==> inputs of exp/nickel <==
// pixel_generation
module pixel_generation(
    input clk,                               
    input reset,                             
    input video_on,                          
    input [9:0] x, y,    
    input KEY_UP, KEY_DOWN, KEY_LEFT, KEY_RIGHT,
    output reg [11:0] rgb                    
    );
==> flow/config.mk <==
export PLATFORM = sky130hd
export DESIGN_NAME = pixel_generation
export DESIGN_NICKNAME = pixel_generation
export VERILOG_FILES = /design/flow/design.v
export SDC_FILE = /design/flow/constraint.sdc
export NUM_CORES = 4
export LEC_CHECK = 0
export ABC_AREA = 1
export CAP_MARGIN = 0
export CELL_PAD_IN_SITES_GLOBAL_PLACEMENT = 1
export CORE_ASPECT_RATIO = 0.52
export CORE_MARGIN = 10
export CORE_UTILIZATION = 20
export CTS_CLUSTER_DIAMETER = 392
export GPL_TIMING_DRIVEN = 0
export MAX_ROUTING_LAYER = met4
export MIN_ROUTING_LAYER = met2
export SETUP_SLACK_MARGIN = 1.91
export SLEW_MARGIN = 15
export TNS_END_PERCENT = 20
==> flow/constraint.sdc <==
create_clock -name core_clock -period 14.6 [get_ports {clk}]
set_input_delay 2.9200 -clock core_clock [delete_from_list [all_inputs] [get_ports {clk}]]
set_output_delay 2.9200 -clock core_clock [all_outputs]
set_load 0.01 [all_outputs]
run.sh (not shown) runs the stock make flow with config.mk's settings and CLKGATE_MAP_FILE=.
==> exp/ember: changes against exp/nickel <==
ABC_AREA = unset   (was 1)
CAP_MARGIN = 20   (was 0)
CELL_PAD_IN_SITES_GLOBAL_PLACEMENT = unset   (was 1)
CORE_ASPECT_RATIO = unset   (was 0.52)
CORE_MARGIN = 2   (was 10)
CORE_UTILIZATION = 63   (was 20)
CTS_CLUSTER_DIAMETER = 247   (was 392)
GPL_TIMING_DRIVEN = unset   (was 0)
MIN_ROUTING_LAYER = met1   (was met2)
SETUP_SLACK_MARGIN = -0.04   (was 1.91)
SLEW_MARGIN = 20   (was 15)
TNS_END_PERCENT = 70   (was 20)
==> flow/constraint.sdc (replaced) <==
create_clock -name core_clock -period 4.84 [get_ports {clk}]
set_input_delay 0.9680 -clock core_clock [delete_from_list [all_inputs] [get_ports {clk}]]
set_output_delay 0.9680 -clock core_clock [all_outputs]
set_load 0.01 [all_outputs]
==> comparison <==
- exp/ember finished but failed the layout checks on setup timing. exp/nickel stopped in global routing with GRT-0116.
- Of exp/ember and exp/nickel, exp/ember has the higher area after synthesis (gap 1.9%, measured against exp/nickel).
- In die area, exp/nickel is at 3.5 times the value of exp/ember.
- Synthesized cell count: exp/nickel is larger than exp/ember (about 30%).


==> inputs of 05-18 <==
pixel_generation again, from the RTL that the note above started with.
clock: 6.62 ns
lec_check: 0
abc_area: 1
cap_margin: 20
core_margin: 7
core_utilization: 63
cts_cluster_diameter: 247
cts_cluster_size: 100
max_routing_layer: met4
min_routing_layer: met1
place_density_lb_addon: 0.08
setup_slack_margin: 1.15
slew_margin: 20
tns_end_percent: 5
==> inputs of 12-27, as changes to 05-18 <==
- ABC_AREA: 1 -> not set
- CORE_MARGIN: 7 -> 2
- CORE_UTILIZATION: 63 -> 57
- CTS_CLUSTER_DIAMETER: 247 -> not set
- CTS_CLUSTER_SIZE: 100 -> not set
- MAX_ROUTING_LAYER: met4 -> not set
- MIN_ROUTING_LAYER: met1 -> not set
- PLACE_DENSITY_LB_ADDON: 0.08 -> not set
- SETUP_SLACK_MARGIN: 1.15 -> not set
- TNS_END_PERCENT: 5 -> not set
==> flow/constraint.sdc (replaced) <==
create_clock -name core_clock -period 8.35 [get_ports {clk}]
set_input_delay 1.6700 -clock core_clock [delete_from_list [all_inputs] [get_ports {clk}]]
set_output_delay 1.6700 -clock core_clock [all_outputs]
set_load 0.01 [all_outputs]
==> inputs of 09-22, as changes to 05-18 <==
- ABC_AREA: 1 -> not set
- CORE_MARGIN: 7 -> 2
- CORE_UTILIZATION: 63 -> 66
- CTS_CLUSTER_DIAMETER: 247 -> not set
- CTS_CLUSTER_SIZE: 100 -> not set
- MAX_ROUTING_LAYER: met4 -> not set
- MIN_ROUTING_LAYER: met1 -> not set
- PLACE_DENSITY_LB_ADDON: 0.08 -> not set
- SETUP_SLACK_MARGIN: 1.15 -> not set
- TNS_END_PERCENT: 5 -> not set
==> flow/constraint.sdc (replaced) <==
create_clock -name core_clock -period 8.18 [get_ports {clk}]
set_input_delay 1.6360 -clock core_clock [delete_from_list [all_inputs] [get_ports {clk}]]
set_output_delay 1.6360 -clock core_clock [all_outputs]
set_load 0.01 [all_outputs]
==> comparison <==
09-22 went through all stages and came out clean. 12-27 completed with no timing, DRC or antenna violations. 05-18 completed without violations. In 12-27 the cell area is smaller than in 05-18, by about 3%. The highest clock skew belongs to 12-27, the lowest to 05-18. The highest via count belongs to 05-18, the lowest to 12-27. Global-route usage, highest first: 09-22, 12-27, 05-18. Against 05-18, the die area of 12-27 is lower by 2.3%. The lowest utilization belongs to 12-27, the highest to 05-18.
==> figures <==
Final worst slack: 05-18 1140 ps; 12-27 570 ps; 09-22 354 ps
Syn_nets: 05-18 2370; 12-27 1863; 09-22 1863
Pre-Place Util: 05-18 0.639; 12-27 0.578; 09-22 0.674
Post-Syn Area: 05-18 0.0114 mm^2; 12-27 0.0117 mm^2; 09-22 0.0117 mm^2
Status: 05-18 timing/DRC/antenna clean; 12-27 timing/DRC/antenna clean; 09-22 timing/DRC/antenna clean
Post-Route M1 WL: 05-18 17500 um; 12-27 19900 um; 09-22 18100 um
M1 GR Usage: 05-18 0.524; 12-27 0.640; 09-22 0.678
Area figure in the yosys stat output: 05-18 0.0114 mm^2; 12-27 0.0117 mm^2; 09-22 0.0117 mm^2
Cell total in the yosys stat output: 05-18 2286; 12-27 1779; 09-22 1779
Number of nets in the layout: 05-18 2413; 12-27 1807; 09-22 1797
Most used cell, CP: 05-18 sky130_fd_sc_hd__nand2_1; 12-27 sky130_fd_sc_hd__a21oi_1; 09-22 -
Antenna diode instance count: 05-18 0; 12-27 0; 09-22 1


==> inputs of run a <==
Starting RTL as in the previous note.
// pixel_generation
module pixel_generation(
    input clk,                               
    input reset,                             
    input video_on,                          
    input [9:0] x, y,    
    input KEY_UP, KEY_DOWN, KEY_LEFT, KEY_RIGHT,
    output reg [11:0] rgb                    
    );
export LEC_CHECK = 0
export CAP_MARGIN = 20
export CORE_MARGIN = 2
export CORE_UTILIZATION = 50
export CTS_CLUSTER_SIZE = 23
export GPL_TIMING_DRIVEN = 1
export MAX_ROUTING_LAYER = met4
export SETUP_SLACK_MARGIN = 1.81
export SLEW_MARGIN = 20
create_clock -name core_clock -period 6.82 [get_ports {clk}]
==> run b: changes against run a <==
- CORE_UTILIZATION: 50 -> 72
- CTS_CLUSTER_DIAMETER: not set -> 398
- CTS_CLUSTER_SIZE: 23 -> 99
- GPL_TIMING_DRIVEN: 1 -> not set
- MAX_ROUTING_LAYER: met4 -> not set
- PLACE_DENSITY: not set -> 0.83
- SETUP_SLACK_MARGIN: 1.81 -> not set
- TNS_END_PERCENT: not set -> 10
==> flow/constraint.sdc (replaced) <==
create_clock -name core_clock -period 7.29 [get_ports {clk}]
set_input_delay 1.4580 -clock core_clock [delete_from_list [all_inputs] [get_ports {clk}]]
set_output_delay 1.4580 -clock core_clock [all_outputs]
set_load 0.01 [all_outputs]
==> results <==
- Sequential cell count is the same in run b and run a.
- In run b the design area is lower than in run a, by 12%.
- Between run b and run a, the lower non-clock buffer count is in run b (gap 84).
- Area after synthesis is the same in run b and run a.
- Run b passed the timing, DRC and antenna checks. Run a completed with no timing, DRC or antenna violations.
- Between run b and run a, the lower worst setup slack is in run b (gap 1.2 ns).


==> try-maple <==
pixel_generation again, from the RTL that the note above started with.
clock: 9.97 ns
lec_check: 0
cap_margin: 20
cell_pad_in_sites_detail_placement: 1
core_aspect_ratio: 1.26
core_margin: 4
core_utilization: 62
cts_cluster_diameter: 118
cts_cluster_size: 66
gpl_routability_driven: 0
min_routing_layer: met2
place_density_lb_addon: 0.03
setup_slack_margin: -0.83
slew_margin: 40
==> inputs of try-xenon, as changes to try-maple <==
Settings changed: CELL_PAD_IN_SITES_DETAIL_PLACEMENT 1 to default, CORE_ASPECT_RATIO 1.26 to default, CORE_MARGIN 4 to 2, CORE_UTILIZATION 62 to 70, CTS_CLUSTER_DIAMETER 118 to default, CTS_CLUSTER_SIZE 66 to default, GPL_ROUTABILITY_DRIVEN 0 to default, MAX_ROUTING_LAYER from default to met4, MIN_ROUTING_LAYER met2 to default, PLACE_DENSITY_LB_ADDON 0.03 to 0.08, SETUP_SLACK_MARGIN -0.83 to 2.74, SLEW_MARGIN 40 to 20.
==> flow/constraint.sdc (replaced) <==
create_clock -name core_clock -period 9.58 [get_ports {clk}]
set_input_delay 1.9160 -clock core_clock [delete_from_list [all_inputs] [get_ports {clk}]]
set_output_delay 1.9160 -clock core_clock [all_outputs]
set_load 0.01 [all_outputs]
==> inputs of try-zinc, as changes to try-maple <==
Settings changed: CELL_PAD_IN_SITES_DETAIL_PLACEMENT 1 to default, CORE_ASPECT_RATIO 1.26 to default, CORE_MARGIN 4 to 2, CORE_UTILIZATION 62 to 40, CTS_CLUSTER_DIAMETER 118 to default, CTS_CLUSTER_SIZE 66 to default, GPL_ROUTABILITY_DRIVEN 0 to default, MIN_ROUTING_LAYER met2 to default, PLACE_DENSITY_LB_ADDON 0.03 to default, SETUP_SLACK_MARGIN -0.83 to default, SLEW_MARGIN 40 to 20.
==> flow/constraint.sdc (replaced) <==
create_clock -name core_clock -period 10.0 [get_ports {clk}]
set_input_delay 2.0000 -clock core_clock [delete_from_list [all_inputs] [get_ports {clk}]]
set_output_delay 2.0000 -clock core_clock [all_outputs]
set_load 0.01 [all_outputs]
==> inputs of try-raven, as changes to try-maple <==
Settings changed: CELL_PAD_IN_SITES_DETAIL_PLACEMENT 1 to default, CORE_ASPECT_RATIO 1.26 to default, CORE_MARGIN 4 to 2, CORE_UTILIZATION 62 to 72, CTS_CLUSTER_DIAMETER 118 to 222, CTS_CLUSTER_SIZE 66 to 21, GPL_ROUTABILITY_DRIVEN 0 to default, MIN_ROUTING_LAYER met2 to default, PLACE_DENSITY_LB_ADDON 0.03 to default, SETUP_SLACK_MARGIN -0.83 to default, SLEW_MARGIN 40 to 20.
==> flow/constraint.sdc (replaced) <==
create_clock -name core_clock -period 4.84 [get_ports {clk}]
set_input_delay 0.9680 -clock core_clock [delete_from_list [all_inputs] [get_ports {clk}]]
set_output_delay 0.9680 -clock core_clock [all_outputs]
set_load 0.01 [all_outputs]
==> results <==
Against try-xenon, the register-to-register slack of try-zinc is higher by 0.50 ns.
try-xenon went through all stages and came out clean. try-zinc completed without violations. try-raven died in global routing, error GRT-0232. try-maple failed in global routing with GRT-0116.
In flip-flop count, try-zinc and try-xenon do not differ.
Of try-xenon and try-zinc, try-xenon has the higher core utilization (gap 33 points).
Critical path depth: try-zinc is higher than try-xenon (2).


==> 05-02 <==
pixel_generation again, from the RTL that the note above started with.
clock: 4.52 ns
lec_check: 0
abc_area: 1
cap_margin: 15
core_aspect_ratio: 1.39
core_margin: 2
core_utilization: 72
cts_cluster_size: 10
slew_margin: 20
tns_end_percent: 10
==> 12-10 (differences from 05-02) <==
Settings changed: ABC_AREA 1 to not set, CAP_MARGIN 15 to 20, CORE_ASPECT_RATIO 1.39 to not set, CORE_UTILIZATION 72 to 66, CTS_CLUSTER_DIAMETER set to 398, CTS_CLUSTER_SIZE 10 to 99, TNS_END_PERCENT 10 to not set.
==> flow/constraint.sdc (replaced) <==
create_clock -name core_clock -period 7.29 [get_ports {clk}]
set_input_delay 1.4580 -clock core_clock [delete_from_list [all_inputs] [get_ports {clk}]]
set_output_delay 1.4580 -clock core_clock [all_outputs]
set_load 0.01 [all_outputs]
==> 09-01 (differences from 05-02) <==
Settings changed: ABC_AREA 1 to not set, CAP_MARGIN 15 to 20, CORE_ASPECT_RATIO 1.39 to not set, CORE_UTILIZATION 72 to 21, CTS_CLUSTER_DIAMETER set to 177, CTS_CLUSTER_SIZE 10 to 99, TNS_END_PERCENT 10 to not set.
==> flow/constraint.sdc (replaced) <==
create_clock -name core_clock -period 10.0 [get_ports {clk}]
set_input_delay 2.0000 -clock core_clock [delete_from_list [all_inputs] [get_ports {clk}]]
set_output_delay 2.0000 -clock core_clock [all_outputs]
set_load 0.01 [all_outputs]
==> 08-26 (differences from 05-02) <==
Settings changed: ABC_AREA 1 to not set, CAP_MARGIN 15 to 20, CORE_ASPECT_RATIO 1.39 to not set, CORE_UTILIZATION 72 to 58, CTS_CLUSTER_SIZE 10 to not set, TNS_END_PERCENT 10 to not set.
==> flow/constraint.sdc (replaced) <==
create_clock -name core_clock -period 8.23 [get_ports {clk}]
set_input_delay 1.6460 -clock core_clock [delete_from_list [all_inputs] [get_ports {clk}]]
set_output_delay 1.6460 -clock core_clock [all_outputs]
set_load 0.01 [all_outputs]
==> comparison table <==
| item | 12-10 | 05-02 | 09-01 | 08-26 |
|---|---|---|---|---|
| Status | timing/DRC/antenna clean | did not finish | timing/DRC/antenna clean | timing/DRC/antenna clean |
| Failing step | - | 5_1_grt | - | - |
| FILL cells | 1455 | - | 6221 | 1827 |
| Buffers outside the clock class | 95 | - | 71 | 80 |
| Clock transition at the registers of the reported paths | 60 ps | - | 50 ps | 60 ps |
| Fraction of the yosys area taken by sequential cells | 0.0740 | 0.0755 | 0.0740 | 0.0740 |
| DRC viols | 0 | - | 0 | 0 |
| Iteration count of the initial detailed-routing pass | 17 | - | 8 | 10 |
| Sum of routed wire segments on met1 | 18.2 mm | - | 23.9 mm | 19.7 mm |
| Comb area share | 0.805 | - | 0.778 | 0.809 |
| Max-slew violation count | 0 | - | 0 | 0 |
| Non-clock buffer area fraction after layout | 0.0660 | - | 0.0494 | 0.0569 |


==> inputs of job 982 <==
Starting RTL as in the previous note.
Settings: LEC_CHECK=0, ABC_AREA=1, CAP_MARGIN=15, CORE_MARGIN=7, CORE_UTILIZATION=72, CTS_CLUSTER_DIAMETER=398, CTS_CLUSTER_SIZE=72, MAX_ROUTING_LAYER=met5, MIN_ROUTING_LAYER=met1, PLACE_DENSITY=0.37, SETUP_SLACK_MARGIN=-0.14, SLEW_MARGIN=40, TNS_END_PERCENT=100; clock period 4.13 ns.
==> job 6882: changes against job 982 <==
==> flow/config.mk (replaced) <==
export PLATFORM = sky130hd
export DESIGN_NAME = pixel_generation
export DESIGN_NICKNAME = pixel_generation
export VERILOG_FILES = /design/flow/design.v
export SDC_FILE = /design/flow/constraint.sdc
export NUM_CORES = 4
export LEC_CHECK = 0
export CAP_MARGIN = 20
export CORE_MARGIN = 2
export CORE_UTILIZATION = 40
export SETUP_SLACK_MARGIN = 2.45
export SLEW_MARGIN = 20
==> flow/constraint.sdc (replaced) <==
create_clock -name core_clock -period 8.71 [get_ports {clk}]
set_input_delay 1.7420 -clock core_clock [delete_from_list [all_inputs] [get_ports {clk}]]
set_output_delay 1.7420 -clock core_clock [all_outputs]
set_load 0.01 [all_outputs]
==> job 211: changes against job 982 <==
==> flow/config.mk (replaced) <==
export PLATFORM = sky130hd
export DESIGN_NAME = pixel_generation
export DESIGN_NICKNAME = pixel_generation
export VERILOG_FILES = /design/flow/design.v
export SDC_FILE = /design/flow/constraint.sdc
export NUM_CORES = 4
export LEC_CHECK = 0
export CAP_MARGIN = 20
export CORE_MARGIN = 2
export CORE_UTILIZATION = 29
export SLEW_MARGIN = 20
==> flow/constraint.sdc (replaced) <==
create_clock -name core_clock -period 14.6 [get_ports {clk}]
set_input_delay 2.9200 -clock core_clock [delete_from_list [all_inputs] [get_ports {clk}]]
set_output_delay 2.9200 -clock core_clock [all_outputs]
set_load 0.01 [all_outputs]
==> job 4495: changes against job 982 <==
==> flow/config.mk (replaced) <==
export PLATFORM = sky130hd
export DESIGN_NAME = pixel_generation
export DESIGN_NICKNAME = pixel_generation
export VERILOG_FILES = /design/flow/design.v
export SDC_FILE = /design/flow/constraint.sdc
export NUM_CORES = 4
export LEC_CHECK = 0
export CAP_MARGIN = 20
export CORE_MARGIN = 2
export CORE_UTILIZATION = 67
export CTS_CLUSTER_DIAMETER = 175
export CTS_CLUSTER_SIZE = 100
export SLEW_MARGIN = 20
==> flow/constraint.sdc (replaced) <==
create_clock -name core_clock -period 10.0 [get_ports {clk}]
set_input_delay 2.0000 -clock core_clock [delete_from_list [all_inputs] [get_ports {clk}]]
set_output_delay 2.0000 -clock core_clock [all_outputs]
set_load 0.01 [all_outputs]
==> results.yml <==
# yosys + openroad results
synth:
  yosysChipArea_um2: 11440
  synth.most_common_cell: "nand2_1"
  synthDistinctLibCells: 61
  syn-num-nets: 2370
  xor_share_pct: 0.9186
  common_cells: "nand2_1, nor2_1, inv_1"
  ys_top_logic_family: "simple AND/OR/NAND/NOR gates"
  synthCells: 2286
floorplanning:
  coreArea_um2: 15370
  die_h_um: 140.1
  chipArea_um2: 19620
  rows: 45
status:
  lastStage: "global routing"
  tool.error: "[ERROR GRT-0116] Global routing finished with congestion. Check the congestion regions in the DRC Viewer."
  status: "did not finish"
placed_design:
  dp_hpwl_um: 43610
  dp_cells: 2770
global_route:
  use_met3_pct: 80.84
  track_usage_pct: 86.72
clocking:
  post_cts_buffers: 6
Source of the figures above: job 982

==> results.yml <==
# flow metrics
placed_design:
  dp_hpwl_um: 41930
  dp_cells: 2221
synth:
  yosysWarningCount: 1
  syn-num-nets: 1863
  synthDistinctLibCells: 105
  synth.most_common_cell: "nor2_1"
  xor_share_pct: 3.219
  common_cells: "nor2_1, nand2_1, a21oi_1"
  synthCells: 1779
floorplanning:
  die_h_um: 204.5
  chipArea_um2: 41830
  rows: 73
clocking:
  post_cts_buffers: 0
critical_path:
  crit_chain: "clkdlybuf4s50_1 > nand2_1 > a211oi_1 > nor2_1 > a21oi_1 > o221ai_1 > a22oi_1 > a21oi_1 > or4_1 > a21oi_1 > nand4_1 > a41oi_1 > clkdlybuf4s50_1"
status:
  status: "finished clean"
global_route:
  use_met3_pct: 5.393
Source of the figures above: job 211

==> results.yml <==
# flow metrics
global_route:
  track_usage_pct: 52.62
  grt_pass1_wl_um: 77800
  use_met3_pct: 24.35
synth:
  syn-num-nets: 1863
  synth.most_common_cell: "nor2_1"
  synthDistinctLibCells: 105
  synthCells: 1779
  yosysChipArea_um2: 11660
  ys_top_logic_family: "AND-OR/OR-AND gates"
  common_cells: "nor2_1, nand2_1, a21oi_1"
  xor_share_pct: 3.219
status:
  status: "finished clean"
floorplanning:
  coreArea_um2: 17180
  rows: 48
  die_h_um: 135.9
  chipArea_um2: 18480
clocking:
  post_cts_buffers: 0
placed_design:
  dp_cells: 1916
  dp_hpwl_um: 36620
Source of the figures above: job 4495

==> results.yml <==
# flow metrics
synth:
  synth.most_common_cell: "nor2_1"
  ys_top_logic_family: "AND-OR/OR-AND gates"
  yosysChipArea_um2: 11660
  synthDistinctLibCells: 105
  xor_share_pct: 3.219
  synthCells: 1779
  common_cells: "nor2_1, nand2_1, a21oi_1"
  syn-num-nets: 1863
placed_design:
  dp_hpwl_um: 41410
critical_path:
  rrSetupSlack_ns: 3.13
  start_kind: "primary input"
floorplanning:
  chipArea_um2: 30540
status:
  status: "finished clean"
global_route:
  track_usage_pct: 35.24
  use_met3_pct: 8.290
clocking:
  clock.latency.late_pin_ns: 0.29
Source of the figures above: job 6882

